==> job 666 <==
// ascon
module ascon
(
    input  logic         clock,            
    input  logic         reset_n,          
    input  logic         i_sys_enable,     
    input  logic         i_start,          
    input  logic         i_data_valid,     
    input  logic [ 63:0] i_data,           
    input  logic [127:0] i_key,            
    input  logic [127:0] i_nonce,          
    output logic [ 63:0] o_cipher,         
    output logic [127:0] o_tag,            
    output logic         o_valid_cipher,   
    output logic         o_done,           
    output logic         o_ready           
);
export LEC_CHECK = 0
export ABC_AREA = 1
export CAP_MARGIN = 20
export CORE_MARGIN = 2
export CORE_UTILIZATION = 72
export CTS_CLUSTER_DIAMETER = 400
export CTS_CLUSTER_SIZE = 15
export HOLD_SLACK_MARGIN = 0.29
export SLEW_MARGIN = 20
export TNS_END_PERCENT = 10
create_clock -name core_clock -period 3.45 [get_ports {clock}]
run.sh (not shown) runs the stock make flow with config.mk's settings and CLKGATE_MAP_FILE=.
==> job 5399: changes against job 666 <==
- ABC_AREA: 1 -> default
- CAP_MARGIN: 20 -> 25
- CTS_CLUSTER_DIAMETER: 400 -> 359
- CTS_CLUSTER_SIZE: 15 -> 13
- HOLD_SLACK_MARGIN: 0.29 -> default
- PLACE_DENSITY_LB_ADDON: default -> 0.27
- SETUP_SLACK_MARGIN: default -> 0.59
- TNS_END_PERCENT: 10 -> default
==> flow/constraint.sdc (replaced) <==
create_clock -name core_clock -period 4.08 [get_ports {clock}]
set_input_delay 0.8160 -clock core_clock [delete_from_list [all_inputs] [get_ports {clock}]]
set_output_delay 0.8160 -clock core_clock [all_outputs]
set_load 0.01 [all_outputs]
==> notes <==
- Job 5399 finished with timing, DRC and antenna clean. Job 666 stopped in 5_1_grt.
- Area after synthesis: job 5399 is higher than job 666 (about 2.5%).
- Against job 666, the synthesized cell count of job 5399 is lower by about 36%.
- Between job 5399 and job 666, the lower die size is in job 666 (gap about 2.5%, measured against job 666).


==> v35 <==
Starting RTL as in the previous note.
Settings: LEC_CHECK=0, CAP_MARGIN=15, CELL_PAD_IN_SITES_DETAIL_PLACEMENT=0, CORE_MARGIN=2, CORE_UTILIZATION=40, GPL_ROUTABILITY_DRIVEN=0, MIN_ROUTING_LAYER=met2, SLEW_MARGIN=15, TNS_END_PERCENT=55; clock period 10.4 ns.
==> v6 (differences from v35) <==
Settings changed: CAP_MARGIN 15 to 20, CELL_PAD_IN_SITES_DETAIL_PLACEMENT 0 to default, CORE_UTILIZATION 40 to 53, GPL_ROUTABILITY_DRIVEN 0 to default, MIN_ROUTING_LAYER met2 to default, SLEW_MARGIN 15 to 20, TNS_END_PERCENT 55 to default.
==> flow/constraint.sdc (replaced) <==
create_clock -name core_clock -period 5.85 [get_ports {clock}]
set_input_delay 1.1700 -clock core_clock [delete_from_list [all_inputs] [get_ports {clock}]]
set_output_delay 1.1700 -clock core_clock [all_outputs]
set_load 0.01 [all_outputs]
==> v18 (differences from v35) <==
Settings changed: CAP_MARGIN 15 to 20, CELL_PAD_IN_SITES_DETAIL_PLACEMENT 0 to default, CORE_UTILIZATION 40 to 70, CTS_CLUSTER_DIAMETER from default to 359, CTS_CLUSTER_SIZE from default to 13, GPL_ROUTABILITY_DRIVEN 0 to default, MIN_ROUTING_LAYER met2 to default, SETUP_SLACK_MARGIN from default to 0.4, SLEW_MARGIN 15 to 20, TNS_END_PERCENT 55 to default.
==> flow/constraint.sdc (replaced) <==
create_clock -name core_clock -period 4.2 [get_ports {clock}]
set_input_delay 0.8400 -clock core_clock [delete_from_list [all_inputs] [get_ports {clock}]]
set_output_delay 0.8400 -clock core_clock [all_outputs]
set_load 0.01 [all_outputs]
==> v9 (differences from v35) <==
Settings changed: CAP_MARGIN 15 to 20, CELL_PAD_IN_SITES_DETAIL_PLACEMENT 0 to default, CORE_UTILIZATION 40 to 71, GPL_ROUTABILITY_DRIVEN 0 to default, HOLD_SLACK_MARGIN from default to -0.09, MAX_ROUTING_LAYER from default to met4, MIN_ROUTING_LAYER met2 to default, SETUP_SLACK_MARGIN from default to 0.97, SLEW_MARGIN 15 to 20, TNS_END_PERCENT 55 to default.
==> flow/constraint.sdc (replaced) <==
create_clock -name core_clock -period 3.26 [get_ports {clock}]
set_input_delay 0.6520 -clock core_clock [delete_from_list [all_inputs] [get_ports {clock}]]
set_output_delay 0.6520 -clock core_clock [all_outputs]
set_load 0.01 [all_outputs]
==> results <==
Setup Skew: v6 0.04152 ns; v35 -; v18 0.04395 ns; v9 -
Via total after detailed routing: v6 48.66k; v35 -; v18 53.16k; v9 -
Routability congestion estimate from global placement: v6 1.061; v35 -; v18 1.141; v9 1.207
Result of the run: v6 timing/DRC/antenna clean; v35 did not finish; v18 timing/DRC/antenna clean; v9 did not finish
Failing step: v6 -; v35 global routing (5_1_grt); v18 -; v9 global routing (5_1_grt)
Summed negative setup slack over all endpoints: v6 0 ns; v35 -; v18 0 ns; v9 -
Worst EP arrival: v6 5.15 ns; v35 -; v18 4.38 ns; v9 -
FFs & Latches: v6 537; v35 -; v18 537; v9 -
Tool Warnings: v6 133; v35 -; v18 117; v9 -
Met2 wire length: v6 95860 µm; v35 -; v18 90640 µm; v9 -
Signal inverters: v6 92; v35 -; v18 92; v9 -
DRT met1 WL: v6 93200 µm; v35 -; v18 76320 µm; v9 -
Slew headroom: v6 13.73%; v35 -; v18 22.67%; v9 -
Die Ht: v6 319.5 µm; v35 367.2 µm; v18 278.6 µm; v9 276.6 µm
Iteration tally of the first detailed-router pass: v6 8; v35 -; v18 9; v9 -
Hold slack: v6 0.4980 ns; v35 -; v18 0.2607 ns; v9 -
Top layer reached by signal wires: v6 met5; v35 -; v18 met5; v9 -
Floorplan core area: v6 0.09856 mm²; v35 0.1311 mm²; v18 0.07457 mm²; v9 0.07321 mm²
TritonCTS clock tree: v6 yes; v35 -; v18 yes; v9 -
Net count reported at finish: v6 6632; v35 -; v18 6827; v9 -
Layout area overhead: v6 17.73%; v35 -; v18 18.40%; v9 -
